==> flow/design.v (excerpt) <==
module ALU(
    clk,
    rst_n,
    valid,
    ready,
    mode,
    in_A,
    in_B,
    out
);
make LEC_CHECK=0 CAP_MARGIN=20 CELL_PAD_IN_SITES_DETAIL_PLACEMENT=1 CORE_ASPECT_RATIO=0.63 CORE_MARGIN=2 CORE_UTILIZATION=39 CTS_CLUSTER_DIAMETER=256 CTS_CLUSTER_SIZE=60 GPL_TIMING_DRIVEN=0 SETUP_SLACK_MARGIN=0.8 SLEW_MARGIN=40 TNS_END_PERCENT=30 finish   # period 7.35 ns
run.sh (not shown) runs the stock make flow with config.mk's settings and CLKGATE_MAP_FILE=.
The baseline finished clean.
Change:
- CELL_PAD_IN_SITES_DETAIL_PLACEMENT: 1 -> not set
- CORE_ASPECT_RATIO: 0.63 -> not set
- CORE_UTILIZATION: 39 -> 72
- CTS_CLUSTER_DIAMETER: 256 -> not set
- CTS_CLUSTER_SIZE: 60 -> 37
- GPL_TIMING_DRIVEN: 0 -> not set
- SETUP_SLACK_MARGIN: 0.8 -> not set
- SLEW_MARGIN: 40 -> 20
- TNS_END_PERCENT: 30 -> not set
- clock period: 7.35 -> 6.94 ns (I/O delays scaled with it)
What happened: Synthesized area stays the same. Via count goes down by 0.78%. Critical path depth is lower by 3. Hold slack loses 0.014 ns. Synthesized cell count stays the same. Sequential cell count stays the same.
Change:
- CORE_UTILIZATION: 72 -> 40
- CTS_CLUSTER_SIZE: 37 -> not set
- clock period: 6.94 -> 5.22 ns (I/O delays scaled with it)
The new run completed with no timing, DRC or antenna violations. Worst setup slack got worse by 1.4 ns. Critical path depth falls by 2. Sequential power rose by a quarter to a third. Synthesized area is unchanged. Total power climbs by well over a third. Cell count goes up by roughly a tenth. Synthesized cell count does not change. Design area rose by a few percent. Combinational power is higher by a quarter to a third. Count of clock-buffer cells in the layout rose by 1. Global-route usage went down by 17 points.
Change:
- CORE_UTILIZATION: 40 -> 72
- CTS_CLUSTER_SIZE: not set -> 37
- PLACE_DENSITY_LB_ADDON: not set -> 0.25
- SETUP_SLACK_MARGIN: not set -> 2.06
- clock period: 5.22 -> 6.94 ns (I/O delays scaled with it)
Outcome: Setup slack improves by 1.6 ns. Clock skew is lower by 0.0077 ns. Via count is higher by a few percent. Clock power is lower by a quarter to a third. Synthesized area is unchanged. Critical path depth is higher by 2.
Change:
- CORE_UTILIZATION: 72 -> 62
- CTS_CLUSTER_SIZE: 37 -> not set
- PLACE_DENSITY_LB_ADDON: 0.25 -> not set
- SETUP_SLACK_MARGIN: 2.06 -> not set
- clock period: 6.94 -> 5.22 ns (I/O delays scaled with it)
Outcome:
- wire length is higher by about 1.2%
- count of clock-buffer cells in the layout does not change
- final cell count is higher by about 3%
- power is higher by about 33%
- setup slack gets worse by 1.6 ns
- global-route usage is lower by 5.5 points
- via count is lower by 2.9%
- hold slack gets worse by 0.017 ns
- utilization is lower by 11 points
- final area is higher by about 1.1%
- maximum frequency is higher by about 2%
Change:
- ABC_AREA: not set -> 0
- CORE_UTILIZATION: 62 -> 72
- CTS_CLUSTER_DIAMETER: not set -> 355
- CTS_CLUSTER_SIZE: not set -> 99
- PLACE_DENSITY: not set -> 0.38
- clock period: 5.22 -> 2.92 ns (I/O delays scaled with it)
The changed run ended with an error in detailed placement (3_5_place_dp).
Die size shrinks by 14%.
Synthesized cell count is unchanged.
Area after synthesis does not change.

* * *

== build 62 ==
Starting RTL as in the previous note.
==> flow/design.v (excerpt) <==
module ALU(
    clk,
    rst_n,
    valid,
    ready,
    mode,
    in_A,
    in_B,
    out
);
clock: 7.15 ns
lec_check: 0
abc_area: 1
cap_margin: 0
cell_pad_in_sites_detail_placement: 1
core_aspect_ratio: 0.88
core_margin: 7
core_utilization: 53
cts_cluster_size: 87
gpl_routability_driven: 0
gpl_timing_driven: 1
max_routing_layer: met5
min_routing_layer: met1
place_density_lb_addon: 0.27
slew_margin: 0
Run status, build 62: aborted in 5_1_grt, error ODB-0269
Setup changes, build 62 to build 12
Settings: CAP_MARGIN changed from 0 to 40; TNS_END_PERCENT newly set to 70; HOLD_SLACK_MARGIN newly set to 0.24; CORE_MARGIN changed from 7 to 2; CELL_PAD_IN_SITES_GLOBAL_PLACEMENT newly set to 3.
--- outcome ---
- Status: post-synthesis xor/xnor area fraction parity (build 62, build 12)
- As far as synthesized netlist cell count goes, build 12 and build 62 are indistinguishable; the numbers are identical.
- From build 12 to build 62, register bit total from synthesis did not move at all.
- Diff build 62..build 12 | number of nets at floorplan | unchanged
- Reported for build 62 and build 12, post-synthesis share of cell area spent on and-or and or-and gates turned out identical to the last digit.
- Seen in the log of build 12: FLW-0024 during 3_1_place_gp_skip_io, after which the run never completed.
- The synthesized area per cell of build 62 and that of build 12 are within noise of each other.
- Build 62 and build 12 ended up with roughly the same number of cells in the yosys synthesis report.
- Compared with build 62, build 12 shows a width of the chip that is about 5% lower.
- As far as floorplan utilization is concerned, build 12 and build 62 perform about the same.
- Build 12 vs. build 62: vertical die dimension went down by 5.9%.
- Build 12 vs build 62 on die area: build 12 is the lower one.
### build 12 -> build 92
Settings: changing CORE_UTILIZATION from 53 to 36; removing GPL_TIMING_DRIVEN (formerly 1); removing PLACE_DENSITY_LB_ADDON (formerly 0.27); removing TNS_END_PERCENT (formerly 70); removing CORE_ASPECT_RATIO (formerly 0.88); changing CAP_MARGIN from 40 to 20; removing CELL_PAD_IN_SITES_DETAIL_PLACEMENT (formerly 1); changing SLEW_MARGIN from 0 to 20; removing MIN_ROUTING_LAYER (formerly met1); removing MAX_ROUTING_LAYER (formerly met5); changing CTS_CLUSTER_SIZE from 87 to 56; removing HOLD_SLACK_MARGIN (formerly 0.24); removing CELL_PAD_IN_SITES_GLOBAL_PLACEMENT (formerly 3); setting CTS_CLUSTER_DIAMETER to 388 for the first time; changing the clock period (ns, I/O delays scaled along) from 7.15 to 10.0.
Findings:
Build 92: flow completed, timing, DRC and antenna clean. Area after synthesis came out exactly the same in build 92 and build 12. On fraction of synthesis flops using an asynchronous set or reset pin, build 12 tracks build 92 almost exactly. Die size: build 92 exceeds build 12. As far as share of synthesized cell area in full adder, half adder and majority cells is concerned, build 12 and build 92 perform about the same. Summary of build 92 over build 12: total cell area reported by yosys after synthesis has remained practically unchanged, die width grew by 14%, die span in y picked up an extra about 30%. As far as synthesized cell count goes, build 12 and build 92 are indistinguishable; the numbers are identical. Taking build 12 as the reference, in build 92 initial core utilization decreased by 18 points relative to the old numbers, core box area increased by 48% relative to the old numbers, number of standard-cell rows in the floorplan increased by 17 relative to the old numbers.
Power and IR drop assume default switching activity.
